**run.sh**
```bash
#!/bin/bash
# the make line also repeats each setting of config.mk as NAME=value (left out here)
make -C /OpenROAD-flow-scripts/flow DESIGN_CONFIG=/design/flow/config.mk WORK_HOME=/design/flow/orfs CLKGATE_MAP_FILE= finish
```
**config.mk**
```make
export PLATFORM = sky130hd
export DESIGN_NAME = b8Xb8_s16
export DESIGN_NICKNAME = b8Xb8_s16
export VERILOG_FILES = /design/flow/design.v
export SDC_FILE = /design/flow/constraint.sdc
export NUM_CORES = 4
export LEC_CHECK = 0
export CAP_MARGIN = 0
export CORE_ASPECT_RATIO = 0.53
export CORE_MARGIN = 2
export CORE_UTILIZATION = 70
export SETUP_SLACK_MARGIN = 1.34
export SLEW_MARGIN = 20
```
**constraint.sdc**
```tcl
create_clock -name core_clock -period 5.28 [get_ports {clk}]
set_input_delay 1.0560 -clock core_clock [delete_from_list [all_inputs] [get_ports {clk}]]
set_output_delay 1.0560 -clock core_clock [all_outputs]
set_load 0.01 [all_outputs]
```
**design.v**
```verilog
module b8Xb8_s16( 
  input clk,
  input rst_n, 
  input [7:0] in1_0  ,
  input [7:0] in1_1  ,
  input [7:0] in1_2  ,
  input [7:0] in1_3  ,
  input [7:0] in1_4  ,
  input [7:0] in1_5  ,
  input [7:0] in1_6  ,
  input [7:0] in1_7  ,
  input [7:0] in1_8  ,
  input [7:0] in1_9  ,
  input [7:0] in1_10 ,
  input [7:0] in1_11 ,
  input [7:0] in1_12 ,
  input [7:0] in1_13 ,
  input [7:0] in1_14 ,
  input [7:0] in1_15 ,
  input [7:0] in2_0  ,
  input [7:0] in2_1  ,
  input [7:0] in2_2  ,
  input [7:0] in2_3  ,
  input [7:0] in2_4  ,
  input [7:0] in2_5  ,
  input [7:0] in2_6  ,
  input [7:0] in2_7  ,
  input [7:0] in2_8  ,
  input [7:0] in2_9  ,
  input [7:0] in2_10 ,
  input [7:0] in2_11 ,
  input [7:0] in2_12 ,
  input [7:0] in2_13 ,
  input [7:0] in2_14 ,
  input [7:0] in2_15 ,
  output [11:0] out
  );
  reg [19:0] psum;
  reg [15:0] prod_0  ;
  reg [15:0] prod_1  ;
  reg [15:0] prod_2  ;
  reg [15:0] prod_3  ;
  reg [15:0] prod_4  ;
  reg [15:0] prod_5  ;
  reg [15:0] prod_6  ;
  reg [15:0] prod_7  ;
  reg [15:0] prod_8  ;
  reg [15:0] prod_9  ;
  reg [15:0] prod_10 ;
  reg [15:0] prod_11 ;
  reg [15:0] prod_12 ;
  reg [15:0] prod_13 ;
  reg [15:0] prod_14 ;
  reg [15:0] prod_15 ;
  always @(negedge rst_n or posedge clk) begin
    if (rst_n == 1'b0) begin
      prod_0  <= 16'b0;
      prod_1  <= 16'b0;
      prod_2  <= 16'b0;
      prod_3  <= 16'b0;
      prod_4  <= 16'b0;
      prod_5  <= 16'b0;
      prod_6  <= 16'b0;
      prod_7  <= 16'b0;
      prod_8  <= 16'b0;
      prod_9  <= 16'b0;
      prod_10 <= 16'b0;
      prod_11 <= 16'b0;
      prod_12 <= 16'b0;
      prod_13 <= 16'b0;
      prod_14 <= 16'b0;
      prod_15 <= 16'b0;
      psum <= 20'b0;
    end else begin
      prod_0  <= in1_0  * in2_0  ;
      prod_1  <= in1_1  * in2_1  ;
      prod_2  <= in1_2  * in2_2  ;
      prod_3  <= in1_3  * in2_3  ;
      prod_4  <= in1_4  * in2_4  ;
      prod_5  <= in1_5  * in2_5  ;
      prod_6  <= in1_6  * in2_6  ;
      prod_7  <= in1_7  * in2_7  ;
      prod_8  <= in1_8  * in2_8  ;
      prod_9  <= in1_9  * in2_9  ;
      prod_10 <= in1_10 * in2_10 ;
      prod_11 <= in1_11 * in2_11 ;
      prod_12 <= in1_12 * in2_12 ;
      prod_13 <= in1_13 * in2_13 ;
      prod_14 <= in1_14 * in2_14 ;
      prod_15 <= in1_15 * in2_15 ;
      psum <= prod_0  + prod_1  + prod_2  + prod_3
           + prod_4  + prod_5  + prod_6  + prod_7
           + prod_8  + prod_9  + prod_10 + prod_11
           + prod_12 + prod_13 + prod_14 + prod_15;
    end
  end
  assign out = psum[19:9];
endmodule
```
==> results of run 1 <==
==> per-layer routing <==
layer,up-vias,track usage (%),share of wire (%)
li1,15750,-,-
met1,17900,58.32,44
met2,1629,56.09,44
met3,201,10.41,11
met4,2,5.917,1.8
met5,-,0,0.010
==> cell type report <==
type | count | area (um^2)
tap | 862 | 1079
timing repair buffer | 700 | 5897
sequential | 267 | 6685
inverter | 1113 | 4178
clock inverter | 14 | 161.4
multi-input combinational | 3301 | 37120
clock buffer | 32 | 691.9
fill | 3154 | 7644
==> repair_timing <==
| action | 4_1_cts | 5_1_grt |
|---|---|---|
| pin swaps | 221 | 221 |
| setup buffers | 42 | 36 |
| endpoints found under the setup margin | 168 | 159 |
| resized | 746 | 565 |
==> out/qor.yml, run 1 <==
status: "finished with violations"
failed_checks: "negative setup slack"
fin_hold_ws_ns: 0.4131
nets: 7063
synth_top_flop_cell: "dfrtp_1"
avgRoutedWirePerCell_um: 19.98
tool_warnings: 32
grt_usage_pct: 38.23
dpl-instance-area_um2: 53210
post-synth-top-count-cell: "inv_1"
cts_buffers: 25
grt_max_degree: 127
finish.utilization_pct: 87.96
antenna_found_initial: 5
cap_viol_max_count: 0
cts_tree: "built"
synth-warning-count: 1
die_x_um: 352.9
arrival_ns: 5.81
worstMarginPinSlew_ns: 0.5569
cp_cell_sequence: "inv_1, fa_1, fa_1, inv_1, fa_1, fa_1, fa_2, fa_1, ha_2, o21ai_0, nand2b_1, a31o_1, a311o_1, buf_4, xor2_1"
rrSetupSlack_ns: -0.09
wl_um: 125700
ys_async_sr_fraction_pct: 100.0
grt_pass1_wl_um: 200200
io_buffers: 268
htreeDepth: 1
cp-start-kind: "flop"
mux_share_pct: 0
slowest_stage: "fa_1"
syn_nets: 6339
root_buffer: "clkbuf_16"
synthCells: 4684
dp_cells: 6164
cp_max_fo: 3
drt_first_pass_iters: 5
timing.critical_path.from: "prod_12[5]$_DFF_PN0_"
simple_gate_share_pct: 15.26
critical_path_required_ns: 5.72
synth.top_cells.by_area: "fa_1, ha_1, dfrtp_1, inv_1, and2_1"
dp_slack_ns: -0.1907
diodes: 0
grt_setup_unrepaired: "yes"
worstHoldPathType: "in2async"
synth-cells-yosys: 4684
clock_latency_ns: 0.57
setup_tns_ns: -0.3954
setup_viol: 6
skew_ns: 0.02588
place.gp.congestion: 0.9772
stdcell_count: 6289
grt_pass1_vias: 37680
drt_iter0_markers: 2853
synth_area_um2: 45160
cts.sinks: 267
criticalPathCategory: "reg2reg"
io_pins: 270
postCtsHoldBufs: 0
end_kind: "flop"
cpPeakStageDelay_ns: 0.58
cp_num_buf_inv: 3
vias_per_cell: 5.641
area_growth_pct: 23.60
ys_ff: 267
ys_sh_xor_pct: 3.297
path_clk_slew_ns: 0.07
final_max_slew_viol_count: 0
critPathTopFamily: "adder cells"
top_cell_area_share_pct: 35.24
place_hpwl_um: 100400
yosysTopAreaCell: "fa_1"
stdcell_area_um2: 55820
endpoint: "psum[10]$_DFF_PN0_"
max_slew_margin_pct: 62.87
rr_endpoint: "psum[10]$_DFF_PN0_"
period_needed_ns: 5.369
logic_family: "adder cells"
die_h_um: 188.9
antenna_left: 0
core-area_um2: 63460
ys_chip_area_um2: 45160
clockBufferDepth: 3
drc: 0
timing.final.crit_share_pct: 101.7
edf_count: 0
final_hold_viol_count: 0
gr-total-overflow: 0
avgSynthCellArea_um2: 9.641
ys_top_cells_by_count: "inv_1, fa_1, ha_1"
cp.depth: 15
rows: 67
chip_area_um2: 66660
yosysSeqAreaShare_pct: 14.80
reg2regPathDepth: 15
max_freq_mhz: 186.2
fin_ws_ns: -0.08930
synthAdderAreaFrac_pct: 51.92
reg2reg_from: "prod_12[5]$_DFF_PN0_"
synthAoiAreaFrac_pct: 5.436
fp_util_pct: 71.16
synth.distinct_cells: 64
vias: 35470
crit_top_cell: "fa_1"
==> run 2: changes to the inputs <==
- ABC_AREA: default -> 0
- CAP_MARGIN: 0 -> 15
- CELL_PAD_IN_SITES_DETAIL_PLACEMENT: default -> 0
- CELL_PAD_IN_SITES_GLOBAL_PLACEMENT: default -> 0
- CORE_ASPECT_RATIO: 0.53 -> 0.85
- CORE_UTILIZATION: 70 -> 72
- CTS_CLUSTER_SIZE: default -> 47
- GPL_TIMING_DRIVEN: default -> 1
- HOLD_SLACK_MARGIN: default -> -0.09
- MAX_ROUTING_LAYER: default -> met4
- SETUP_SLACK_MARGIN: 1.34 -> 1.46
- TNS_END_PERCENT: default -> 5
- clock period: 5.28 -> 5.73 ns (I/O delays scaled with it)
==> run 2 against run 1 <==
Effect of this change: global-route usage fell by 2.7 points; highest routed layer is now met4; cell count fell by 6.0%; the run now finishes clean; utilization fell by 5.1 points; worst hold slack improved by 0.16 ns.
==> out/qor.yml, run 2 <==
cp_cell_sequence: "fa_1, inv_1, fa_1, inv_1, fa_1, fa_1, fa_1, inv_1, fa_1, inv_2, ha_4, nand4b_1, o211ai_1, buf_4, a41oi_4, buf_4, a21oi_4, a31oi_1, xnor2_1"
chip_area_um2: 64750
timing.final.crit_share_pct: 94.80
finish.utilization_pct: 82.84
dp_slack_ns: -0.1130
place_hpwl_um: 87370
cp.depth: 19
ys_top_cells_by_count: "inv_1, fa_1, ha_1"
synthAdderAreaFrac_pct: 51.92
fillers: 3815
dr_wl_met2_um: 49190
fin_ws_ns: 0.2977
synth_top_flop_cell: "dfrtp_1"
setup_viol: 0
clockBufferDepth: 3
synthCells: 4684
cp_max_fo: 3
die_h_um: 234.9
avgRoutedWirePerCell_um: 18.09
critPathTopFamily: "adder cells"
antenna_left: 0
skew_ns: 0.02124
final_max_slew_viol_count: 0
vias_per_cell: 5.570
rr_endpoint: "psum[18]$_DFF_PN0_"
top_cell_area_share_pct: 35.24
drt_first_pass_iters: 6
place.gp.congestion: 0.9467
cts.sinks: 267
endpoint: "psum[18]$_DFF_PN0_"
synth.top_cells.by_area: "fa_1, ha_1, dfrtp_1, inv_1, and2_1"
drt_iter0_markers: 2357
simple_gate_share_pct: 15.26
syn_nets: 6339
timing.critical_path.from: "prod_6[4]$_DFF_PN0_"
vias: 32920
cts_buffers: 29
io_pins: 270
arrival_ns: 5.89
wl_um: 106900
grt_setup_unrepaired: "yes"
grt_usage_pct: 35.53
gr-total-overflow: 0
criticalPathCategory: "reg2reg"
ys_chip_area_um2: 45160
max_slew_margin_pct: 48.49
ys_sh_xor_pct: 3.297
status: "finished clean"
synth-warning-count: 1
avgSynthCellArea_um2: 9.641
worstHoldPathType: "in2async"
top_layer: "met4"
cts_tree: "built"
routed-wl-met3_um: 7928
root_buffer: "clkbuf_16"
core-area_um2: 61900
clock_latency_ns: 0.57
yosysSeqAreaShare_pct: 14.80
grt_pass1_wl_um: 177100
yosysTopAreaCell: "fa_1"
fp_util_pct: 72.95
nets: 6722
synthAoiAreaFrac_pct: 5.436
die_x_um: 275.6
grt_max_degree: 130
htreeDepth: 1
logic_family: "adder cells"
drc: 0
final_hold_viol_count: 0
area_growth_pct: 13.56
critical_path_required_ns: 6.18
fin_hold_ws_ns: 0.5691
crit_top_cell: "fa_1"
cp-start-kind: "flop"
rrSetupSlack_ns: 0.30
ys_async_sr_fraction_pct: 100.0
worstMarginPinSlew_ns: 0.7727
tool_warnings: 33
wl_met1_um: 46890
path_clk_slew_ns: 0.07
io_buffers: 268
reg2regPathDepth: 19
antenna_found_initial: 4
slowest_stage: "fa_1"
period_needed_ns: 5.432
max_freq_mhz: 184.1
cap_viol_max_count: 0
grt_pass1_vias: 34840
cp_num_buf_inv: 6
mux_share_pct: 0
synth_area_um2: 45160
rows: 84
reg2reg_from: "prod_6[4]$_DFF_PN0_"
post-synth-top-count-cell: "inv_1"
synth-cells-yosys: 4684
cpPeakStageDelay_ns: 0.54
ys_ff: 267
edf_count: 0
end_kind: "flop"
synth.distinct_cells: 64
==> run 2: final cells by class <==
class	instances	area [um^2]	area share, %
Antenna cell	4	10.01	0.01952
Clock buffer	31	743.2	1.449
Clock inverter	22	327.8	0.6393
Inverter	1113	4178	8.147
Multi-Input combinational cell	3301	34900	68.06
Sequential cell	267	6684	13.03
Tap cell	817	1022	1.993
Timing Repair Buffer	355	3415	6.659
==> run 2: repair_timing <==
action | in CTS | in global routing
buffers inserted | 3 | 12
hold buffers | 0 | 0
cloned | 0 | 0
gates resized | 107 | 241
pin swaps | 26 | 68
setup endpoints to repair | 156 | 160
==> run 2: per-stage QoR <==
stage / setup TNS (ns) / instance area (um^2) / cells
5_1_grt: 0 / 51280 / 5910
4_1_cts: 0 / 50770 / 5894
3_3_place_gp: 0 / 49540 / 5838
2_1_floorplan: 0 / 45320 / 4684
6_report: 0 / 51280 / 5910
3_5_place_dp: -0.1660 / 49540 / 5838
==> run 2: per-layer routing <==
| layer | track usage [%] | vias to the layer above |
|---|---|---|
| li1 | - | 15060 |
| met1 | 51.73 | 16480 |
| met2 | 53.47 | 1173 |
| met3 | 4.987 | 213 |
| met4 | 8.239 | 0 |
| met5 | - | - |
==> run 3: changes to the inputs <==
- ABC_AREA: 0 -> 1
- CAP_MARGIN: 15 -> 40
- CELL_PAD_IN_SITES_DETAIL_PLACEMENT: 0 -> default
- CELL_PAD_IN_SITES_GLOBAL_PLACEMENT: 0 -> default
- CORE_ASPECT_RATIO: 0.85 -> default
- CORE_UTILIZATION: 72 -> 40
- CTS_CLUSTER_SIZE: 47 -> 68
- GPL_TIMING_DRIVEN: 1 -> 0
- HOLD_SLACK_MARGIN: -0.09 -> default
- MAX_ROUTING_LAYER: met4 -> default
- SETUP_SLACK_MARGIN: 1.46 -> default
- TNS_END_PERCENT: 5 -> default
- clock period: 5.73 -> 7.5 ns (I/O delays scaled with it)
==> run 3 against run 2 <==
Effect of this change: clock skew shrank 0.0037 ns; area after synthesis is 4.9% higher; synthesized cell count grew 23%; sequential share of layout area grew 0.17 points; cell count is 25% higher; non-clock buffer count shrank 83; global-route usage down 16 points; critical path type is now in2reg; critical endpoint is now prod_5[14]$_DFF_PN0_; largest cell class unchanged; highest routed layer is now met5.
==> out/qor.yml, run 3 <==
status: "finished clean"
grt_pass1_wl_um: 190000
avgSynthCellArea_um2: 8.257
cts.sinks: 267
nets: 7442
tool_warnings: 26
fillers: 11840
simple_gate_share_pct: 12.91
ys_sh_xor_pct: 3.604
io_pins: 270
synth_top_flop_cell: "dfrtp_1"
stdcell_count: 7359
timing.critical_path.from: "in1_5[5]"
endpoint: "prod_5[14]$_DFF_PN0_"
cts_buffers: 31
edf_count: 0
wl_um: 114800
gr-usage-met3_pct: 1.791
arrival_ns: 5.56
cp_cell_sequence: "clkbuf_1, nand2_1, fa_1, fa_1, inv_1, fa_1, inv_1, fa_1, inv_1, ha_1, a21oi_1, o21ai_1, nand2_1, o2111ai_1, xor2_1"
yosysSeqAreaShare_pct: 14.10
use_met1_pct: 25.58
grt_setup_unrepaired: "no"
synthCells: 5739
synth-cells-yosys: 5739
drt_first_pass_iters: 5
setup_tns_ns: 0
cp_max_fo: 8
synth_area_um2: 47390
max_freq_mhz: 193.6
post-synth-top-count-cell: "inv_1"
cpPeakStageDelay_ns: 0.56
crit_top_cell: "fa_1"
post_cts_resized: 0
vias: 34450
grt_util_met2_pct: 34.56
rrSetupSlack_ns: 2.45
max_slew_margin_pct: 59.97
io_buffers: 12
worstMarginPinSlew_ns: 0.6004
vias_per_cell: 4.682
fin_hold_ws_ns: 0.8413
root_buffer: "clkbuf_16"
logic_family: "adder cells"
ys_ff: 267
rows: 126
cp_num_buf_inv: 4
criticalPathCategory: "in2reg"
critical_path_required_ns: 7.89
rr_endpoint: "psum[16]$_DFF_PN0_"
cp.depth: 15
skew_ns: 0.01753
cap_viol_max_count: 0
clockBufferDepth: 3
worstHoldPathType: "in2async"
core-area_um2: 117800
path_clk_slew_ns: 0.06
ys_chip_area_um2: 47390
grt-busiest-layer: "met2"
synth-warning-count: 1
synth.distinct_cells: 31
reg2reg_from: "prod_13[11]$_DFF_PN0_"
synth.top_cells.by_area: "fa_1, ha_1, dfrtp_1, inv_1, nand2_1"
cp-start-kind: "primary input"
avgRoutedWirePerCell_um: 15.60
critPathTopFamily: "adder cells"
grt_max_degree: 99
die_x_um: 348.2
setup_viol: 0
place_hpwl_um: 100500
grt_pass1_vias: 36390
place.gp.congestion: 0.8692
end_kind: "flop"
antenna_found_initial: 19
final_hold_viol_count: 0
gr-total-overflow: 0
slowest_stage: "fa_1"
yosysTopAreaCell: "fa_1"
area_growth_pct: 6.786
chip_area_um2: 121200
top_cell_area_share_pct: 33.59
syn_nets: 7394
fp_util_pct: 40.24
die_h_um: 348.2
drt_iter0_markers: 1584
antenna_left: 0
post_cts_buffers: 0
finish.utilization_pct: 42.97
drc: 0
ys_top_cells_by_count: "inv_1, nand2_1, fa_1"
reg2regPathDepth: 21
grt_usage_pct: 19.63
synthAdderAreaFrac_pct: 49.48
timing.final.crit_share_pct: 68.87
final_max_slew_viol_count: 0
mux_share_pct: 0
period_needed_ns: 5.165
ys_async_sr_fraction_pct: 100.0
postCtsHoldBufs: 0
cts_tree: "built"
htreeDepth: 1
synthAoiAreaFrac_pct: 4.309
clock_latency_ns: 0.58
dp_cells: 7290
[run 3: area by class of cell]
cell class                      instances  area (um^2)  area share, %
Multi-Input combinational cell       3505        33320          65.84
Antenna cell                           12        30.03        0.05934
Buffer                                257        968.4          1.914
Clock inverter                         14        165.2         0.3264
Clock buffer                           43        890.9          1.760
Timing Repair Buffer                   15        207.7         0.4104
Tap cell                             1536         1922          3.798
Sequential cell                       267         6681          13.20
Inverter                             1710         6419          12.68
[run 3: metal layers]
metal | up-vias | share of wire (%) | routed length (um)
met5 | - | 0.046 | 53
met4 | 8 | 3.2 | 3672
met3 | 144 | 3.9 | 4502
met2 | 639 | 50 | 57180
met1 | 17050 | 43 | 49430
li1 | 16610 | - | -
[run 3: stage by stage]
| stage | area, um^2 | setup slack, ns |
|---|---|---|
| 2_1_floorplan | 47390 | 2.451 |
| 5_1_grt | 50600 | 2.159 |
| 4_1_cts | 50570 | 2.402 |
| 6_report | 50600 | 2.335 |
| 3_5_place_dp | 49520 | 1.847 |
| 3_3_place_gp | 49430 | -6.633 |
==> run 4: changes to the inputs <==
- ABC_AREA: 1 -> default
- CAP_MARGIN: 40 -> 5
- CORE_UTILIZATION: 40 -> 72
- CTS_CLUSTER_SIZE: 68 -> default
- GPL_TIMING_DRIVEN: 0 -> default
- PLACE_DENSITY: default -> 0.93
- SETUP_SLACK_MARGIN: default -> -0.03
- clock period: 7.5 -> 5.22 ns (I/O delays scaled with it)
==> run 4 against run 3 <==
Effect of this change: the flow now stops in 5_1_grt; die area down 47%; area after synthesis down 4.7%; synthesized cell count down 18%.
==> out/qor.yml, run 4 <==
status: "stopped before the end"
haltStage: "5_1_grt"
error: "[ERROR GRT-0232] Routing congestion too high. Check the congestion heatmap in the GUI."
yosysTopAreaCell: "fa_1"
die_h_um: 254.4
simple_gate_share_pct: 15.26
ys_sh_xor_pct: 3.297
io_buffers: 268
avgSynthCellArea_um2: 9.641
logic_family: "adder cells"
core-area_um2: 61830
place.gp.congestion: 0.9620
ys_top_cells_by_count: "inv_1, fa_1, ha_1"
io_pins: 270
ys_ff: 267
dp_cells: 6239
fp_util_pct: 73.04
place_hpwl_um: 111800
synth-warning-count: 1
rows: 91
mux_share_pct: 0
dp_slack_ns: -0.4276
top_cell_area_share_pct: 35.24
post-synth-top-count-cell: "inv_1"
root_buffer: "clkbuf_16"
dpl-instance-area_um2: 52290
htreeDepth: 1
gr-total-overflow: 213
grt_usage_pct: 79.52
ys_async_sr_fraction_pct: 100.0
die_x_um: 254.4
chip_area_um2: 64740
edf_count: 0
synthCells: 4684
cts_buffers: 28
synth-cells-yosys: 4684
ys_chip_area_um2: 45160
synth_top_flop_cell: "dfrtp_1"
postCtsHoldBufs: 0
synthAdderAreaFrac_pct: 51.92
synthAoiAreaFrac_pct: 5.436
clockBufferDepth: 3
syn_nets: 6339
synth_area_um2: 45160
yosysSeqAreaShare_pct: 14.80
synth.top_cells.by_area: "fa_1, ha_1, dfrtp_1, inv_1, and2_1"
synth.distinct_cells: 64
cts.sinks: 267
## run 4: timing repair
action	CTS
endpoints found under the setup margin	12
resized	29
hold endpoints to repair	0
gates cloned	0
pin swaps	22
setup buffers	4
## run 4: layer usage
| metal | global-route usage, % | overflow |
|---|---|---|
| met3 | 71.82 | 13 |
| met4 | 78.00 | 92 |
| met2 | 91.75 | 92 |
| met5 | 52.71 | 0 |
| met1 | 76.90 | 16 |
==> run 5: changes to the inputs <==
- CAP_MARGIN: 5 -> 20
- CORE_UTILIZATION: 72 -> 68
- PLACE_DENSITY: 0.93 -> default
- SETUP_SLACK_MARGIN: -0.03 -> default
- clock period: 5.22 -> 5.81 ns (I/O delays scaled with it)
==> run 5 against run 4 <==
Effect of this change: the run now finishes clean; synthesized cell count stayed put; die area grew 5.8%; area after synthesis is the same.
==> out/qor.yml, run 5 <==
status: "finished clean"
top_cell_area_share_pct: 35.24
place_hpwl_um: 89660
clockBufferDepth: 3
fillers: 4728
drt_iter0_markers: 1753
end_kind: "flop"
synth.top_cells.by_area: "fa_1, ha_1, dfrtp_1, inv_1, and2_1"
grt_max_degree: 118
criticalPathCategory: "reg2reg"
avgRoutedWirePerCell_um: 17.58
cts_buffers: 29
antenna_found_initial: 12
tool_warnings: 30
synth-warning-count: 1
logic_family: "adder cells"
edf_count: 0
max_slew_margin_pct: 42.58
synth.distinct_cells: 64
mux_share_pct: 0
place.gp.congestion: 0.9289
max_freq_mhz: 179.3
rows: 94
timing.critical_path.from: "prod_6[6]$_DFF_PN0_"
synthAdderAreaFrac_pct: 51.92
reg2regPathDepth: 15
cap_viol_max_count: 0
synth_area_um2: 45160
gr-usage-met3_pct: 3.144
setup_viol: 0
final_hold_viol_count: 0
syn_nets: 6339
finish.utilization_pct: 76.76
ys_async_sr_fraction_pct: 100.0
area_growth_pct: 11.75
synth-cells-yosys: 4684
post_cts_buffers: 0
synth_top_flop_cell: "dfrtp_1"
grt_pass1_vias: 34440
fin_ws_ns: 0.2313
ys_top_cells_by_count: "inv_1, fa_1, ha_1"
period_needed_ns: 5.579
synthCells: 4684
critical_path_required_ns: 6.25
reg2reg_from: "prod_6[6]$_DFF_PN0_"
critPathTopFamily: "adder cells"
grt-busiest-layer: "met2"
stdcell_count: 5934
io_buffers: 268
cp_cell_sequence: "fa_1, inv_1, fa_1, inv_1, fa_1, fa_1, fa_1, fa_1, ha_1, a211oi_2, o211ai_1, a41oi_1, nand3b_1, a2111oi_0, nor3_1"
htreeDepth: 1
die_x_um: 261.7
fp_util_pct: 68.69
nets: 6699
grt_usage_pct: 31.98
ys_chip_area_um2: 45160
cp.depth: 15
core-area_um2: 65750
synthAoiAreaFrac_pct: 5.436
ys_sh_xor_pct: 3.297
drt_first_pass_iters: 5
use_met1_pct: 42.70
vias: 32170
wl_um: 104300
ys_ff: 267
clock_latency_ns: 0.58
dp_slack_ns: 0.04234
avgSynthCellArea_um2: 9.641
arrival_ns: 6.02
path_clk_slew_ns: 0.07
rr_endpoint: "psum[19]$_DFF_PN0_"
antenna_left: 0
worstHoldPathType: "in2async"
timing.final.crit_share_pct: 96.02
grt_setup_unrepaired: "no"
post-synth-top-count-cell: "inv_1"
slowest_stage: "fa_1"
post_cts_resized: 0
yosysSeqAreaShare_pct: 14.80
yosysTopAreaCell: "fa_1"
cp_num_buf_inv: 2
setup_tns_ns: 0
io_pins: 270
skew_ns: 0.01808
chip_area_um2: 68490
cpPeakStageDelay_ns: 0.63
drc: 0
dp_cells: 5877
grt_pass1_wl_um: 172500
gr-total-overflow: 0
root_buffer: "clkbuf_16"
vias_per_cell: 5.421
cts_tree: "built"
final_max_slew_viol_count: 0
rrSetupSlack_ns: 0.23
cp-start-kind: "flop"
die_h_um: 261.7
grt_util_met2_pct: 56.05
simple_gate_share_pct: 15.26
worstMarginPinSlew_ns: 0.8613
cp_max_fo: 4
endpoint: "psum[19]$_DFF_PN0_"
crit_top_cell: "fa_1"
cts.sinks: 267
postCtsHoldBufs: 0
run 5: cell type report:
type | count | area [um^2] | share of cell area, %
inverters | 1113 | 4178 | 8.279
clock inverters | 19 | 264.0 | 0.5232
diodes | 4 | 10.01 | 0.01984
well taps | 864 | 1081 | 2.142
multi-input cells | 3301 | 34280 | 67.94
clock buffers | 34 | 784.5 | 1.555
flip-flops and latches | 267 | 6681 | 13.24
repair buffers | 332 | 3181 | 6.303
run 5: metal layers:
layer | routed length (um) | share of wire [%] | vias up
li1 | - | - | 15020
met1 | 43830 | 42 | 16130
met2 | 52360 | 50 | 806
met3 | 4894 | 4.7 | 203
met4 | 3165 | 3.0 | 12
met5 | 79 | 0.076 | -
run 5: metrics by stage:
stage | cell area, um^2 | hold WS (ns)
after floorplan | 45160 | 0.8664
after global placement | 49400 | 1.086
after detailed placement | 49400 | 1.104
after CTS | 50450 | 0.5728
after global routing | 50460 | 0.5900
final | 50460 | 0.5544
==> run 6: changes to the inputs <==
- CORE_UTILIZATION: 68 -> 70
- CTS_CLUSTER_SIZE: default -> 89
- MAX_ROUTING_LAYER: default -> met4
- SETUP_SLACK_MARGIN: default -> 1.44
- clock period: 5.81 -> 4.84 ns (I/O delays scaled with it)
==> run 6 against run 5 <==
Effect of this change: the layout now fails its checks (negative setup slack); first-iteration DRC count up 100%; via count up 22%; sequential cell count unchanged; synthesized cell count unchanged; count of clock-buffer cells in the layout up 3; wire length up 43%; design area up 16%.
==> out/qor.yml, run 6 <==
post-synth-top-count-cell: "inv_1"
rrSetupSlack_ns: -1.26
reg2reg_from: "prod_6[6]$_DFF_PN0_"
edf_count: 0
vias: 39180
final_max_slew_viol_count: 0
top_cell_area_share_pct: 35.24
tool_warnings: 31
status: "finished with violations"
cpPeakStageDelay_ns: 0.72
die_x_um: 258.0
avgSynthCellArea_um2: 9.641
rr_endpoint: "psum[19]$_DFF_PN0_"
drc: 0
setup_tns_ns: -12.09
dp_cells: 6463
root_buffer: "clkbuf_16"
syn_nets: 6339
antenna_left: 0
path_clk_slew_ns: 0.07
fillers: 2419
end_kind: "flop"
synth_area_um2: 45160
max_slew_margin_pct: 45.52
yosysTopAreaCell: "fa_1"
synth-warning-count: 1
cp_num_buf_inv: 3
fp_util_pct: 70.43
ys_chip_area_um2: 45160
crit_top_cell: "fa_1"
cp_max_fo: 4
grt_pass1_wl_um: 210600
worstHoldPathType: "in2async"
die_h_um: 258.0
drt_first_pass_iters: 6
avgRoutedWirePerCell_um: 22.55
nets: 7368
cts.sinks: 267
htreeDepth: 1
mux_share_pct: 0
logic_family: "adder cells"
endpoint: "psum[19]$_DFF_PN0_"
grt_usage_pct: 41.28
synth-cells-yosys: 4684
cp.depth: 16
drt_iter0_markers: 3532
clockBufferDepth: 3
synthAdderAreaFrac_pct: 51.92
reg2regPathDepth: 16
ys_ff: 267
critPathTopFamily: "adder cells"
wl_um: 148800
postCtsHoldBufs: 0
io_buffers: 268
skew_ns: 0.01162
dpl-instance-area_um2: 55230
cts_buffers: 28
slowest_stage: "fa_1"
place_hpwl_um: 100400
setup_viol: 11
grt_max_degree: 99
yosysSeqAreaShare_pct: 14.80
area_growth_pct: 29.94
timing.critical_path.from: "prod_6[6]$_DFF_PN0_"
failed_checks: "negative setup slack"
criticalPathCategory: "reg2reg"
final_hold_viol_count: 0
ys_async_sr_fraction_pct: 100.0
grt_setup_unrepaired: "yes"
cp_cell_sequence: "fa_1, inv_2, fa_1, inv_1, fa_1, fa_1, fa_1, fa_1, ha_4, a211oi_4, o211ai_1, a41oi_2, nand3b_1, buf_6, a2111oi_4, nor3_1"
critical_path_required_ns: 5.29
grt_pass1_vias: 41410
fin_ws_ns: -1.264
synth.distinct_cells: 64
place.gp.congestion: 0.9574
cts_tree: "built"
timing.final.crit_share_pct: 126.1
vias_per_cell: 5.937
core-area_um2: 64120
worstMarginPinSlew_ns: 0.8172
ys_sh_xor_pct: 3.297
stdcell_count: 6599
cp-start-kind: "flop"
gr-total-overflow: 0
rows: 93
synth_top_flop_cell: "dfrtp_1"
period_needed_ns: 6.104
cap_viol_max_count: 0
ys_top_cells_by_count: "inv_1, fa_1, ha_1"
finish.utilization_pct: 91.52
max_freq_mhz: 163.8
clock_latency_ns: 0.57
chip_area_um2: 66560
antenna_found_initial: 8
synthCells: 4684
synthAoiAreaFrac_pct: 5.436
arrival_ns: 6.55
simple_gate_share_pct: 15.26
synth.top_cells.by_area: "fa_1, ha_1, dfrtp_1, inv_1, and2_1"
stdcell_area_um2: 58680
io_pins: 270
run 6: what timing repair did:
action / 4_1_cts / 5_1_grt
pin swaps: 351 / 380
resized: 900 / 620
setup endpoints to repair: 202 / 194
setup buffers: 40 / 35
run 6: through the flow:
stage / setup slack (ns) / hold slack [ns]
4_1_cts: -0.5788 / 0.4792
2_1_floorplan: 0.02189 / 0.6724
6_report: -1.264 / 0.4270
3_3_place_gp: -0.5465 / 1.035
5_1_grt: -1.268 / 0.4972
3_5_place_dp: -0.5936 / 1.051
run 6: metal layers:
layer,wire (um),track usage [%],up-vias
met2,73820,70.74,2397
met3,12460,6.311,993
met1,49390,46.96,19430
met4,13110,21.60,0
met5,0,-,-
li1,-,-,16360
run 6: final cells by class:
class	instances	area, um^2	area share (%)
diodes	9	22.52	0.03838
clock buffers	37	775.7	1.322
clock inverters	15	176.4	0.3006
inverters	1113	4178	7.120
multi-input cells	3301	37540	63.98
flip-flops and latches	267	6681	11.39
well taps	855	1070	1.823
repair buffers	1002	8235	14.03
==> run 7: changes to the inputs <==
- ABC_AREA: default -> 0
- CAP_MARGIN: 20 -> 15
- CELL_PAD_IN_SITES_DETAIL_PLACEMENT: default -> 0
- CELL_PAD_IN_SITES_GLOBAL_PLACEMENT: default -> 0
- CORE_UTILIZATION: 70 -> 72
- CTS_CLUSTER_SIZE: 89 -> 47
- GPL_TIMING_DRIVEN: default -> 1
- HOLD_SLACK_MARGIN: default -> -0.09
- SETUP_SLACK_MARGIN: 1.44 -> 1.46
- TNS_END_PERCENT: default -> 5
- clock period: 4.84 -> 5.82 ns (I/O delays scaled with it)
==> run 7 against run 6 <==
Effect of this change: the run now finishes clean; cell count fell by 10%; first-iteration DRC count fell by 40%; worst hold slack better by 0.12 ns; sequential cell count unchanged; critical endpoint is now psum[18]$_DFF_PN0_.
==> out/qor.yml, run 7 <==
synthAdderAreaFrac_pct: 51.92
setup_tns_ns: 0
dp_slack_ns: 0.08185
max_freq_mhz: 185.4
path_clk_slew_ns: 0.07
clock_latency_ns: 0.57
drc: 0
rrSetupSlack_ns: 0.43
grt_pass1_wl_um: 177400
fin_hold_ws_ns: 0.5492
syn_nets: 6339
rr_endpoint: "psum[18]$_DFF_PN0_"
status: "finished clean"
reg2regPathDepth: 17
vias: 32700
rows: 91
end_kind: "flop"
reg2reg_from: "prod_6[3]$_DFF_PN0_"
finish.utilization_pct: 82.19
simple_gate_share_pct: 15.26
place.gp.congestion: 0.9271
arrival_ns: 5.86
grt_pass1_vias: 35060
synth-warning-count: 1
drt_first_pass_iters: 6
endpoint: "psum[18]$_DFF_PN0_"
cts_tree: "built"
slowest_stage: "fa_1"
place_hpwl_um: 88970
synthCells: 4684
setup_viol: 0
yosysSeqAreaShare_pct: 14.80
core-area_um2: 61830
timing.final.crit_share_pct: 92.68
critPathTopFamily: "adder cells"
vias_per_cell: 5.534
cp-start-kind: "flop"
die_h_um: 254.4
cpPeakStageDelay_ns: 0.55
cts.sinks: 267
root_buffer: "clkbuf_16"
cp_max_fo: 3
final_max_slew_viol_count: 0
nets: 6706
wl_um: 105900
grt_setup_unrepaired: "yes"
cap_viol_max_count: 0
htreeDepth: 1
drt_iter0_markers: 2107
fin_ws_ns: 0.4258
antenna_found_initial: 2
max_slew_margin_pct: 46.26
die_x_um: 254.4
yosysTopAreaCell: "fa_1"
top_cell_area_share_pct: 35.24
ys_async_sr_fraction_pct: 100.0
cts_buffers: 29
timing.critical_path.from: "prod_6[3]$_DFF_PN0_"
chip_area_um2: 64740
synth_area_um2: 45160
grt_max_degree: 111
cp_cell_sequence: "fa_1, inv_1, fa_1, inv_1, fa_1, fa_1, fa_1, inv_1, fa_1, inv_2, ha_4, nand4b_1, o211ai_1, a41oi_2, a21oi_2, a31oi_2, xnor2_1"
area_growth_pct: 12.53
edf_count: 0
skew_ns: 0.01360
cp_num_buf_inv: 4
synthAoiAreaFrac_pct: 5.436
final_hold_viol_count: 0
ys_top_cells_by_count: "inv_1, fa_1, ha_1"
avgSynthCellArea_um2: 9.641
post-synth-top-count-cell: "inv_1"
ys_chip_area_um2: 45160
synth.top_cells.by_area: "fa_1, ha_1, dfrtp_1, inv_1, and2_1"
synth-cells-yosys: 4684
clockBufferDepth: 3
tool_warnings: 33
io_buffers: 268
synth.distinct_cells: 64
logic_family: "adder cells"
fp_util_pct: 73.04
grt_usage_pct: 36.01
mux_share_pct: 0
avgRoutedWirePerCell_um: 17.91
worstMarginPinSlew_ns: 0.8061
ys_sh_xor_pct: 3.297
crit_top_cell: "fa_1"
critical_path_required_ns: 6.29
synth_top_flop_cell: "dfrtp_1"
io_pins: 270
worstHoldPathType: "in2async"
criticalPathCategory: "reg2reg"
ys_ff: 267
cp.depth: 17
period_needed_ns: 5.394
postCtsHoldBufs: 0
gr-total-overflow: 0
antenna_left: 0
## run 7: layout make-up
type,count,area (um^2)
well taps,837,1047
diodes,1,2.502
repair buffers,339,3218
clock buffers,36,812.0
clock inverters,16,259.0
inverters,1113,4178
flip-flops and latches,267,6681
multi-input cells,3301,34620
fillers,3925,11010
## run 7: timing repair
item,4_1_cts,5_1_grt
pin swaps,14,22
setup buffers,4,3
setup endpoints to repair,151,161
resized,86,101
## run 7: metal layers
layer,global-route usage (%),part of all wire (%),up-vias,wire length (um)
li1,-,-,15020,-
met1,48.74,41,16430,43900
met2,58.59,49,1054,51990
met3,4.103,6.5,201,6896
met4,9.513,2.9,0,3060
met5,-,0,-,0
## run 7: stage by stage
step	cells	area (um^2)
6_report	5910	50820
5_1_grt	5910	50820
4_1_cts	5906	50630
3_5_place_dp	5850	49490
3_3_place_gp	5850	49490
2_1_floorplan	4684	45300
==> run 8: changes to the inputs <==
- ABC_AREA: 0 -> default
- CAP_MARGIN: 15 -> 40
- CELL_PAD_IN_SITES_DETAIL_PLACEMENT: 0 -> default
- CELL_PAD_IN_SITES_GLOBAL_PLACEMENT: 0 -> default
- CTS_CLUSTER_SIZE: 47 -> 91
- GPL_TIMING_DRIVEN: 1 -> default
- HOLD_SLACK_MARGIN: -0.09 -> default
- PLACE_DENSITY: default -> 0.72
- SETUP_SLACK_MARGIN: 1.46 -> -0.31
- TNS_END_PERCENT: 5 -> default
- clock period: 5.82 -> 4.84 ns (I/O delays scaled with it)
==> run 8 against run 7 <==
Effect of this change: non-clock buffer count grew 595; the layout now fails its checks (negative setup slack); critical path type unchanged; global-route usage is 5.2 points higher; critical endpoint is now psum[19]$_DFF_PN0_; largest cell class unchanged.
==> out/qor.yml, run 8 <==
status: "finished with violations"
failed_checks: "negative setup slack"
postCtsHoldBufs: 0
wl_um: 124300
stdcell_count: 6514
final_max_slew_viol_count: 0
max_slew_margin_pct: 37.27
vias_per_cell: 5.592
syn_nets: 6339
critPathTopFamily: "adder cells"
cap_viol_max_count: 0
cp_num_buf_inv: 4
cp.depth: 16
reg2regPathDepth: 16
grt_usage_pct: 41.25
synthAdderAreaFrac_pct: 51.92
drt_iter0_markers: 2524
cts_buffers: 30
htreeDepth: 1
die_h_um: 254.4
clock_latency_ns: 0.60
cp_max_fo: 4
fin_hold_ws_ns: 0.4702
synth_area_um2: 45160
worstMarginPinSlew_ns: 0.9410
synth-cells-yosys: 4684
antenna_found_initial: 5
ys_top_cells_by_count: "inv_1, fa_1, ha_1"
arrival_ns: 6.00
drc: 0
yosysSeqAreaShare_pct: 14.80
avgSynthCellArea_um2: 9.641
cp_cell_sequence: "inv_2, fa_1, inv_2, fa_1, fa_1, fa_2, fa_1, inv_2, fa_1, inv_2, ha_4, and4_1, a41oi_4, nand3b_1, a2111oi_2, nor3_1"
path_clk_slew_ns: 0.06
reg2reg_from: "prod_2[11]$_DFF_PN0_"
synth_top_flop_cell: "dfrtp_1"
dp_cells: 6451
edf_count: 0
tool_warnings: 37
synth.distinct_cells: 64
logic_family: "adder cells"
vias: 36430
grt_pass1_vias: 40180
gr-total-overflow: 0
area_growth_pct: 22.06
ys_async_sr_fraction_pct: 100.0
root_buffer: "clkbuf_16"
cpPeakStageDelay_ns: 0.61
synth.top_cells.by_area: "fa_1, ha_1, dfrtp_1, inv_1, and2_1"
nets: 7302
post-synth-top-count-cell: "inv_1"
max_freq_mhz: 180.4
chip_area_um2: 64740
skew_ns: 0.03295
fin_ws_ns: -0.7039
rrSetupSlack_ns: -0.70
end_kind: "flop"
drt_first_pass_iters: 8
grt_max_degree: 118
final_hold_viol_count: 0
criticalPathCategory: "reg2reg"
period_needed_ns: 5.544
ys_chip_area_um2: 45160
slowest_stage: "fa_1"
antenna_left: 0
grt_pass1_wl_um: 201900
synth-warning-count: 1
synthCells: 4684
rr_endpoint: "psum[19]$_DFF_PN0_"
io_pins: 270
grt_setup_unrepaired: "yes"
timing.final.crit_share_pct: 114.5
timing.critical_path.from: "prod_2[11]$_DFF_PN0_"
crit_top_cell: "fa_1"
top_cell_area_share_pct: 35.24
place.gp.congestion: 0.9715
worstHoldPathType: "in2async"
critical_path_required_ns: 5.30
avgRoutedWirePerCell_um: 19.07
cts.sinks: 267
synthAoiAreaFrac_pct: 5.436
fp_util_pct: 73.04
cp-start-kind: "flop"
endpoint: "psum[19]$_DFF_PN0_"
place_hpwl_um: 102000
clockBufferDepth: 3
ys_ff: 267
cts_tree: "built"
setup_viol: 17
yosysTopAreaCell: "fa_1"
die_x_um: 254.4
rows: 91
simple_gate_share_pct: 15.26
ys_sh_xor_pct: 3.297
io_buffers: 268
mux_share_pct: 0
core-area_um2: 61830
==> run 8: final cells by class <==
class	instances	area, um^2
multi-input combinational	3301	34450
timing repair buffer	934	7700
fill	2950	6704
sequential	267	6681
inverter	1113	4178
tap	837	1047
clock buffer	36	804.5
clock inverter	20	245.2
antenna	6	15.01
==> run 8: through the flow <==
stage               worst slack, ns  util [%]  area (um^2)  TNS (ns)
floorplan                   -0.1675         -        45160   -0.2187
global placement            -0.6516     87.15        53880    -33.56
detailed placement          -0.7095     87.15        53880    -42.43
CTS                         -0.5974     88.97        55010    -5.492
global route                -0.7910     89.15        55120    -12.10
finish                      -0.7039     89.16        55120    -5.848
==> run 8: layer usage <==
layer / global-route usage (%) / share of wire, % / vias up
met4: 23.04 / 7.1 / 0
met3: 5.624 / 6.3 / 516
met2: 69.76 / 50 / 1526
met5: - / 0 / -
li1: - / - / 16230
met1: 47.69 / 37 / 18150
==> run 8: what timing repair did <==
item,CTS,global route
setup endpoints to repair,11,11
pin swaps,22,25
buffers inserted,3,3
gates resized,15,25
==> run 9: changes to the inputs <==
- CAP_MARGIN: 40 -> 20
- CTS_CLUSTER_SIZE: 91 -> 40
- MAX_ROUTING_LAYER: met4 -> default
- PLACE_DENSITY: 0.72 -> 0.92
- SETUP_SLACK_MARGIN: -0.31 -> default
- clock period: 4.84 -> 5.2 ns (I/O delays scaled with it)
==> run 9 against run 8 <==
Effect of this change: the run now fails in 5_1_grt; synthesized cell count unchanged; die area unchanged; area after synthesis unchanged.
==> out/qor.yml, run 9 <==
status: "stopped before the end"
haltStage: "5_1_grt"
error: "[ERROR GRT-0116] Global routing finished with congestion. Check the congestion regions in the DRC Viewer."
chip_area_um2: 64740
fp_util_pct: 73.04
simple_gate_share_pct: 15.26
die_x_um: 254.4
synthCells: 4684
cts_buffers: 28
logic_family: "adder cells"
synth-warning-count: 1
synth.top_cells.by_area: "fa_1, ha_1, dfrtp_1, inv_1, and2_1"
htreeDepth: 1
synthAoiAreaFrac_pct: 5.436
rows: 91
synth_area_um2: 45160
core-area_um2: 61830
postCtsHoldBufs: 0
dpl-instance-area_um2: 52490
synth.distinct_cells: 64
ys_top_cells_by_count: "inv_1, fa_1, ha_1"
gr-total-overflow: 7
place_hpwl_um: 112200
ys_async_sr_fraction_pct: 100.0
io_pins: 270
synth-cells-yosys: 4684
synthAdderAreaFrac_pct: 51.92
synth_top_flop_cell: "dfrtp_1"
ys_sh_xor_pct: 3.297
cts.sinks: 267
edf_count: 0
clockBufferDepth: 3
post-synth-top-count-cell: "inv_1"
yosysTopAreaCell: "fa_1"
grt_usage_pct: 60.64
root_buffer: "clkbuf_16"
die_h_um: 254.4
syn_nets: 6339
dp_slack_ns: -0.4394
place.gp.congestion: 0.9353
ys_ff: 267
yosysSeqAreaShare_pct: 14.80
mux_share_pct: 0
top_cell_area_share_pct: 35.24
io_buffers: 268
avgSynthCellArea_um2: 9.641
ys_chip_area_um2: 45160
==> run 9: repair_timing <==
action / in CTS
gates cloned: 0
endpoints found under the setup margin: 12
gates resized: 27
setup buffers: 4
pin swaps: 17
==> run 9: stage by stage <==
step	std cells	hold WS [ns]
floorplan	4684	0.7444
global placement	6266	1.133
detailed placement	6266	1.170
CTS	6322	0.5883
==> run 9: per-layer routing <==
| metal | overflow | global-route usage (%) |
|---|---|---|
| met5 | 0 | 14.21 |
| met1 | 0 | 58.69 |
| met4 | 7 | 60.64 |
| met3 | 0 | 42.19 |
| met2 | 0 | 81.65 |
==> run 10: changes to the inputs <==
- ABC_AREA: default -> 0
- CAP_MARGIN: 20 -> 15
- CELL_PAD_IN_SITES_DETAIL_PLACEMENT: default -> 0
- CELL_PAD_IN_SITES_GLOBAL_PLACEMENT: default -> 3
- CORE_MARGIN: 2 -> 6
- CORE_UTILIZATION: 72 -> 67
- CTS_CLUSTER_SIZE: 40 -> default
- GPL_TIMING_DRIVEN: default -> 1
- MAX_ROUTING_LAYER: default -> met5
- PLACE_DENSITY: 0.92 -> 0.75
- SETUP_SLACK_MARGIN: default -> 1.0
- clock period: 5.2 -> 7.83 ns (I/O delays scaled with it)
==> run 10 against run 9 <==
Effect of this change: the flow stops in 3_1_place_gp_skip_io; die area up 14%; area after synthesis unchanged; synthesized cell count unchanged.
==> out/qor.yml, run 10 <==
ys_ff: 267
die_x_um: 271.6
synthCells: 4684
synth.top_cells.by_area: "fa_1, ha_1, dfrtp_1, inv_1, and2_1"
post-synth-top-count-cell: "inv_1"
ys_async_sr_fraction_pct: 100.0
error: "[ERROR GPL-0301] Utilization 127.834 % exceeds 100%."
ys_chip_area_um2: 45160
haltStage: "3_1_place_gp_skip_io"
syn_nets: 6339
core-area_um2: 66220
yosysSeqAreaShare_pct: 14.80
ys_sh_xor_pct: 3.297
synthAoiAreaFrac_pct: 5.436
ys_top_cells_by_count: "inv_1, fa_1, ha_1"
synth-warning-count: 1
top_cell_area_share_pct: 35.24
logic_family: "adder cells"
yosysTopAreaCell: "fa_1"
synthAdderAreaFrac_pct: 51.92
edf_count: 0
avgSynthCellArea_um2: 9.641
status: "stopped before the end"
synth_top_flop_cell: "dfrtp_1"
chip_area_um2: 73770
synth.distinct_cells: 64
die_h_um: 271.6
synth_area_um2: 45160
synth-cells-yosys: 4684
mux_share_pct: 0
fp_util_pct: 68.20
rows: 94
simple_gate_share_pct: 15.26
==> run 11: changes to the inputs <==
- ABC_AREA: 0 -> default
- CAP_MARGIN: 15 -> 20
- CELL_PAD_IN_SITES_DETAIL_PLACEMENT: 0 -> default
- CELL_PAD_IN_SITES_GLOBAL_PLACEMENT: 3 -> default
- CORE_MARGIN: 6 -> 2
- CORE_UTILIZATION: 67 -> 27
- GPL_TIMING_DRIVEN: 1 -> default
- MAX_ROUTING_LAYER: met5 -> default
- PLACE_DENSITY: 0.75 -> default
- SETUP_SLACK_MARGIN: 1.0 -> default
- clock period: 7.83 -> 8.6 ns (I/O delays scaled with it)
==> run 11 against run 10 <==
Effect of this change: the run now finishes clean; synthesized cell count stayed put; area after synthesis stayed put; die area is 130% higher.
==> out/qor.yml, run 11 <==
place_hpwl_um: 105100
post-synth-top-count-cell: "inv_1"
stdcell_count: 7237
rr_endpoint: "psum[19]$_DFF_PN0_"
finish.utilization_pct: 31.16
max_freq_mhz: 172.7
clockBufferDepth: 3
worstMarginPinSlew_ns: 0.8738
cp_num_buf_inv: 2
end_kind: "flop"
synth_area_um2: 45160
cap_viol_max_count: 0
synthAoiAreaFrac_pct: 5.436
grt_pass1_wl_um: 193000
io_buffers: 268
final_max_slew_viol_count: 0
period_needed_ns: 5.791
yosysSeqAreaShare_pct: 14.80
cts_tree: "built"
final_hold_viol_count: 0
fin_ws_ns: 2.809
core-area_um2: 166700
wl_um: 120900
setup_viol: 0
avgRoutedWirePerCell_um: 16.71
vias: 31440
edf_count: 0
drc: 0
ys_async_sr_fraction_pct: 100.0
ys_top_cells_by_count: "inv_1, fa_1, ha_1"
reg2reg_from: "prod_13[11]$_DFF_PN0_"
antenna_left: 0
setup_tns_ns: 0
grt_max_degree: 111
synth_top_flop_cell: "dfrtp_1"
gr-usage-met3_pct: 2.177
cp_max_fo: 8
ys_chip_area_um2: 45160
synth-cells-yosys: 4684
criticalPathCategory: "in2reg"
postCtsHoldBufs: 0
crit_top_cell: "fa_1"
synthAdderAreaFrac_pct: 51.92
root_buffer: "clkbuf_16"
skew_ns: 0.02290
clock_latency_ns: 0.55
cts.sinks: 267
mux_share_pct: 0
cp.depth: 14
status: "finished clean"
synth-warning-count: 1
cts_buffers: 38
simple_gate_share_pct: 15.26
dp_slack_ns: 2.231
cpPeakStageDelay_ns: 0.70
io_pins: 270
use_met1_pct: 19.57
arrival_ns: 6.21
syn_nets: 6339
grt_usage_pct: 14.60
hold_path_startpoint: "prod_15[0]$_DFF_PN0_"
avgSynthCellArea_um2: 9.641
grt-busiest-layer: "met2"
endpoint: "prod_15[15]$_DFF_PN0_"
rrSetupSlack_ns: 2.95
post_cts_resized: 0
grt_util_met2_pct: 24.83
dp_cells: 7155
die_h_um: 413.0
stdcell_area_um2: 51940
dpl-instance-area_um2: 50620
critPathTopFamily: "adder cells"
max_slew_margin_pct: 41.74
cp_cell_sequence: "clkdlybuf4s50_1, nand2_1, fa_1, fa_1, fa_1, fa_1, inv_1, ha_1, or3_1, o21ai_0, a21oi_1, a211oi_1, a21oi_1, xnor2_1"
yosysTopAreaCell: "fa_1"
slowest_stage: "clkdlybuf4s50_1"
synth.top_cells.by_area: "fa_1, ha_1, dfrtp_1, inv_1, and2_1"
timing.critical_path.from: "in2_15[2]"
logic_family: "adder cells"
timing.final.crit_share_pct: 67.34
reg2regPathDepth: 18
top_cell_area_share_pct: 35.24
fin_hold_ws_ns: 1.173
synthCells: 4684
worstHoldPathType: "reg2reg"
drt_first_pass_iters: 5
chip_area_um2: 170500
ys_sh_xor_pct: 3.297
ys_ff: 267
critical_path_required_ns: 9.02
synth.distinct_cells: 64
vias_per_cell: 4.344
hold_depth: 5
place.gp.congestion: 0.8505
grt_pass1_vias: 34070
tool_warnings: 32
fp_util_pct: 27.10
die_x_um: 413.0
hold_end: "psum[13]$_DFF_PN0_"
gr-total-overflow: 0
area_growth_pct: 15.01
post_cts_buffers: 0
nets: 6646
cp-start-kind: "primary input"
htreeDepth: 2
antenna_found_initial: 39
rows: 150
path_clk_slew_ns: 0.06
grt_setup_unrepaired: "no"
drt_iter0_markers: 1432
-- run 11: layout make-up --
cell class / count / area, um^2
fillers: 17370 / 114700
multi-input cells: 3301 / 34280
flip-flops and latches: 267 / 6681
inverters: 1113 / 4178
well taps: 2204 / 2758
repair buffers: 270 / 2715
clock buffers: 49 / 1064
clock inverters: 18 / 221.5
diodes: 15 / 37.54
-- run 11: metal layers --
metal  up-vias  routed length [um]
met1     15910               54740
met5         -                 155
met3       127                4872
li1      14900                   -
met2       470               58820
met4        26                2311
==> run 12: changes to the inputs <==
- CAP_MARGIN: 20 -> 15
- CORE_UTILIZATION: 27 -> 72
- CTS_CLUSTER_SIZE: default -> 40
- clock period: 8.6 -> 4.94 ns (I/O delays scaled with it)
==> run 12 against run 11 <==
Effect of this change: the layout now fails its checks (negative setup slack); count of clock-buffer cells in the layout fell by 14; utilization rose by 58 points; critical path depth rose by 4; critical endpoint is now psum[19]$_DFF_PN0_; die area fell by 62%; sequential share of layout area fell by 0.69 points; synthesized cell count did not move; clock skew rose by 0.0059 ns.
==> out/qor.yml, run 12 <==
status: "finished with violations"
failed_checks: "negative setup slack"
ys_async_sr_fraction_pct: 100.0
nets: 7252
area_growth_pct: 21.62
synth.distinct_cells: 64
root_buffer: "clkbuf_16"
die_h_um: 254.4
synth-cells-yosys: 4684
tool_warnings: 33
setup_viol: 12
ys_top_cells_by_count: "inv_1, fa_1, ha_1"
grt_usage_pct: 39.95
avgSynthCellArea_um2: 9.641
comb_area_um2: 34580
fin_ws_ns: -0.8375
io_pins: 270
end_kind: "flop"
wl_um: 124100
antenna_left: 0
synth-warning-count: 1
synth_area_um2: 45160
vias_per_cell: 5.608
finish.utilization_pct: 88.83
slowest_stage: "fa_1"
grt_pass1_vias: 40240
mux_share_pct: 0
chip_area_um2: 64740
cp.depth: 18
ys_sh_xor_pct: 3.297
htreeDepth: 1
critPathTopFamily: "adder cells"
ys_ff: 267
fillers: 3148
die_x_um: 254.4
worstHoldPathType: "in2async"
clockBufferDepth: 3
fp_util_pct: 73.04
place_hpwl_um: 101200
cp_num_buf_inv: 6
max_freq_mhz: 173.1
postCtsHoldBufs: 0
cp-start-kind: "flop"
logic_family: "adder cells"
rr_endpoint: "psum[19]$_DFF_PN0_"
grt_setup_unrepaired: "yes"
syn_nets: 6339
reg2reg_from: "prod_8[8]$_DFF_PN0_"
avgRoutedWirePerCell_um: 19.21
dp_slack_ns: -0.5924
final_max_slew_viol_count: 0
cpPeakStageDelay_ns: 0.63
area.sequential_um2: 6684
max_slew_margin_pct: 48.88
critical_path_required_ns: 5.43
path_clk_slew_ns: 0.06
criticalPathCategory: "reg2reg"
period_needed_ns: 5.777
cp_cell_sequence: "fa_1, inv_1, fa_1, inv_1, fa_1, fa_1, fa_1, inv_1, fa_1, inv_1, ha_1, buf_4, and4_1, a41oi_2, nand3b_1, buf_4, nor3b_4, nor3_2"
reg2regPathDepth: 18
yosysTopAreaCell: "fa_1"
synth.top_cells.by_area: "fa_1, ha_1, dfrtp_1, inv_1, and2_1"
cap_viol_max_count: 0
yosysSeqAreaShare_pct: 14.80
edf_count: 0
place.gp.congestion: 0.9346
io_buffers: 268
core-area_um2: 61830
grt_max_degree: 134
arrival_ns: 6.27
endpoint: "psum[19]$_DFF_PN0_"
final_hold_viol_count: 0
timing.final.crit_share_pct: 117.0
drt_first_pass_iters: 5
cts.sinks: 267
synthAoiAreaFrac_pct: 5.436
ys_chip_area_um2: 45160
post-synth-top-count-cell: "inv_1"
antenna_found_initial: 9
cts_tree: "built"
synthAdderAreaFrac_pct: 51.92
clock_latency_ns: 0.59
rows: 91
cts_buffers: 29
skew_ns: 0.02882
top_cell_area_share_pct: 35.24
synth_top_flop_cell: "dfrtp_1"
synthCells: 4684
drt_iter0_markers: 2536
worstMarginPinSlew_ns: 0.7668
drc: 0
vias: 36240
crit_top_cell: "fa_1"
timing.critical_path.from: "prod_8[8]$_DFF_PN0_"
gr-total-overflow: 0
cp_max_fo: 3
rrSetupSlack_ns: -0.84
simple_gate_share_pct: 15.26
grt_pass1_wl_um: 201700
[run 12: what timing repair did]
action | CTS | global route
pin swaps | 18 | 28
setup endpoints to repair | 12 | 45
gates resized | 23 | 69
buffers inserted | 1 | 3
gates cloned | 0 | 0
[run 12: final cells by class]
| cell class | count | share of cell area (%) |
|---|---|---|
| Sequential cell | 267 | 12.17 |
| Clock inverter | 18 | 0.4192 |
| Timing Repair Buffer | 885 | 13.50 |
| Clock buffer | 35 | 1.417 |
| Antenna cell | 5 | 0.02278 |
| Inverter | 1113 | 7.607 |
| Multi-Input combinational cell | 3301 | 62.96 |
| Tap cell | 837 | 1.907 |
[run 12: per-layer routing]
metal,up-vias,global-route usage (%),routed length (um)
met4,6,21.80,7848
met3,525,6.624,8732
li1,16120,-,-
met2,1572,69.01,62070
met1,18020,48.05,45410
met5,-,0,52
[run 12: per-stage QoR]
step / hold WS, ns / instance area, um^2 / std cells / setup TNS (ns)
final: 0.3802 / 54920 / 6461 / -6.208
after detailed placement: 1.030 / 53510 / 6400 / -32.21
after global placement: 1.007 / 53510 / 6400 / -22.44
after global routing: 0.4340 / 54920 / 6459 / -8.005
after CTS: 0.4262 / 54640 / 6454 / -4.420
after floorplan: 0.6924 / 45170 / 4684 / 0
==> run 13: changes to the inputs <==
- CAP_MARGIN: 15 -> 20
- CORE_UTILIZATION: 72 -> 70
- CTS_CLUSTER_SIZE: 40 -> default
- SETUP_SLACK_MARGIN: default -> -0.32
- clock period: 4.94 -> 4.38 ns (I/O delays scaled with it)
==> run 13 against run 12 <==
Effect of this change: the layout still fails its checks (negative setup slack); design area grew 2.2%; synthesized cell count did not move; sequential cell count unchanged; count of clock-buffer cells in the layout increased by 6; worst hold slack lost 0.054 ns; die area rose by 2.8%; fmax is 7.5% higher; wire length down 4.2%; global-route usage decreased by 3.2 points; critical path type unchanged; critical endpoint unchanged.
==> out/qor.yml, run 13 <==
status: "finished with violations"
failed_checks: "negative setup slack"
critPathTopFamily: "adder cells"
stdcell_count: 6609
vias: 35980
htreeDepth: 1
vias_per_cell: 5.445
synthCells: 4684
synth_top_flop_cell: "dfrtp_1"
grt_max_degree: 104
timing.final.crit_share_pct: 122.7
avgSynthCellArea_um2: 9.641
synth.distinct_cells: 64
chip_area_um2: 66560
cts_buffers: 29
final_max_slew_viol_count: 0
io_pins: 270
reg2regPathDepth: 18
worstHoldPathType: "in2async"
cp_max_fo: 3
comb_area_um2: 34700
mux_share_pct: 0
fin_ws_ns: -0.9952
top_layer: "met4"
grt_pass1_wl_um: 194700
rr_endpoint: "psum[19]$_DFF_PN0_"
dp_cells: 6546
top_cell_area_share_pct: 35.24
ys_sh_xor_pct: 3.297
cp-start-kind: "flop"
synth_area_um2: 45160
period_needed_ns: 5.375
ys_async_sr_fraction_pct: 100.0
simple_gate_share_pct: 15.26
wl_met1_um: 45790
synthAoiAreaFrac_pct: 5.436
fillers: 3357
cp_num_buf_inv: 5
ys_chip_area_um2: 45160
clock_latency_ns: 0.59
gr-total-overflow: 0
arrival_ns: 5.82
worstMarginPinSlew_ns: 0.8325
core-area_um2: 64120
cp_cell_sequence: "fa_1, inv_1, fa_1, inv_1, fa_1, fa_1, fa_1, inv_1, fa_1, inv_1, ha_4, a211oi_2, o211ai_1, buf_4, a41oi_4, nand3b_1, a2111oi_4, nor3_1"
criticalPathCategory: "reg2reg"
die_x_um: 258.0
die_h_um: 258.0
antenna_left: 0
yosysSeqAreaShare_pct: 14.80
cts.sinks: 267
synth-warning-count: 1
tool_warnings: 33
clockBufferDepth: 3
cpPeakStageDelay_ns: 0.56
routed-wl-met3_um: 6699
place_hpwl_um: 99440
avgRoutedWirePerCell_um: 17.98
cts_tree: "built"
final_hold_viol_count: 0
reg2reg_from: "prod_6[3]$_DFF_PN0_"
path_clk_slew_ns: 0.07
slowest_stage: "fa_1"
wl_um: 118900
ys_ff: 267
drt_iter0_markers: 2284
logic_family: "adder cells"
critical_path_required_ns: 4.83
drc: 0
root_buffer: "clkbuf_16"
ys_top_cells_by_count: "inv_1, fa_1, ha_1"
endpoint: "psum[19]$_DFF_PN0_"
drt_first_pass_iters: 5
grt_pass1_vias: 39180
skew_ns: 0.02385
cp.depth: 18
max_slew_margin_pct: 44.50
post-synth-top-count-cell: "inv_1"
antenna_found_initial: 3
dp_slack_ns: -0.9205
place.gp.congestion: 0.9237
io_buffers: 268
max_freq_mhz: 186.0
dr_wl_met2_um: 59990
rrSetupSlack_ns: -1.0
setup_viol: 85
synthAdderAreaFrac_pct: 51.92
rows: 93
grt_setup_unrepaired: "yes"
synth-cells-yosys: 4684
synth.top_cells.by_area: "fa_1, ha_1, dfrtp_1, inv_1, and2_1"
grt_usage_pct: 36.75
syn_nets: 6339
end_kind: "flop"
crit_top_cell: "fa_1"
yosysTopAreaCell: "fa_1"
area_growth_pct: 24.33
cap_viol_max_count: 0
area.sequential_um2: 6681
edf_count: 0
fp_util_pct: 70.43
nets: 7383
timing.critical_path.from: "prod_6[3]$_DFF_PN0_"
-- run 13: through the flow --
step	utilization, %	cell area, um^2	TNS, ns	hold WS (ns)
after CTS	86.81	55660	-21.18	0.3601
final	87.57	56150	-17.44	0.3262
after detailed placement	85.08	54550	-98.59	0.9735
after global placement	85.08	54550	-89.90	0.9626
after floorplan	-	45200	-5.221	0.5804
after global routing	87.57	56150	-33.89	0.3910
-- run 13: final cells by class --
| type | count | area share [%] |
|---|---|---|
| Antenna cell | 3 | 0.01337 |
| Inverter | 1113 | 7.441 |
| Sequential cell | 267 | 11.90 |
| Tap cell | 855 | 1.905 |
| Clock inverter | 13 | 0.2652 |
| Clock buffer | 41 | 1.498 |
| Multi-Input combinational cell | 3301 | 61.80 |
| Timing Repair Buffer | 1016 | 15.18 |
-- run 13: per-layer routing --
layer | vias to the layer above | global-route usage, %
met3 | 380 | 4.338
met5 | - | 0
met1 | 17950 | 45.83
li1 | 16390 | -
met4 | 0 | 15.94
met2 | 1262 | 64.88
-- run 13: timing repair --
action,CTS,global route
setup buffers,3,4
resized,20,133
hold endpoints to repair,0,0
hold buffers,0,0
pin swaps,11,33
setup endpoints to repair,14,72
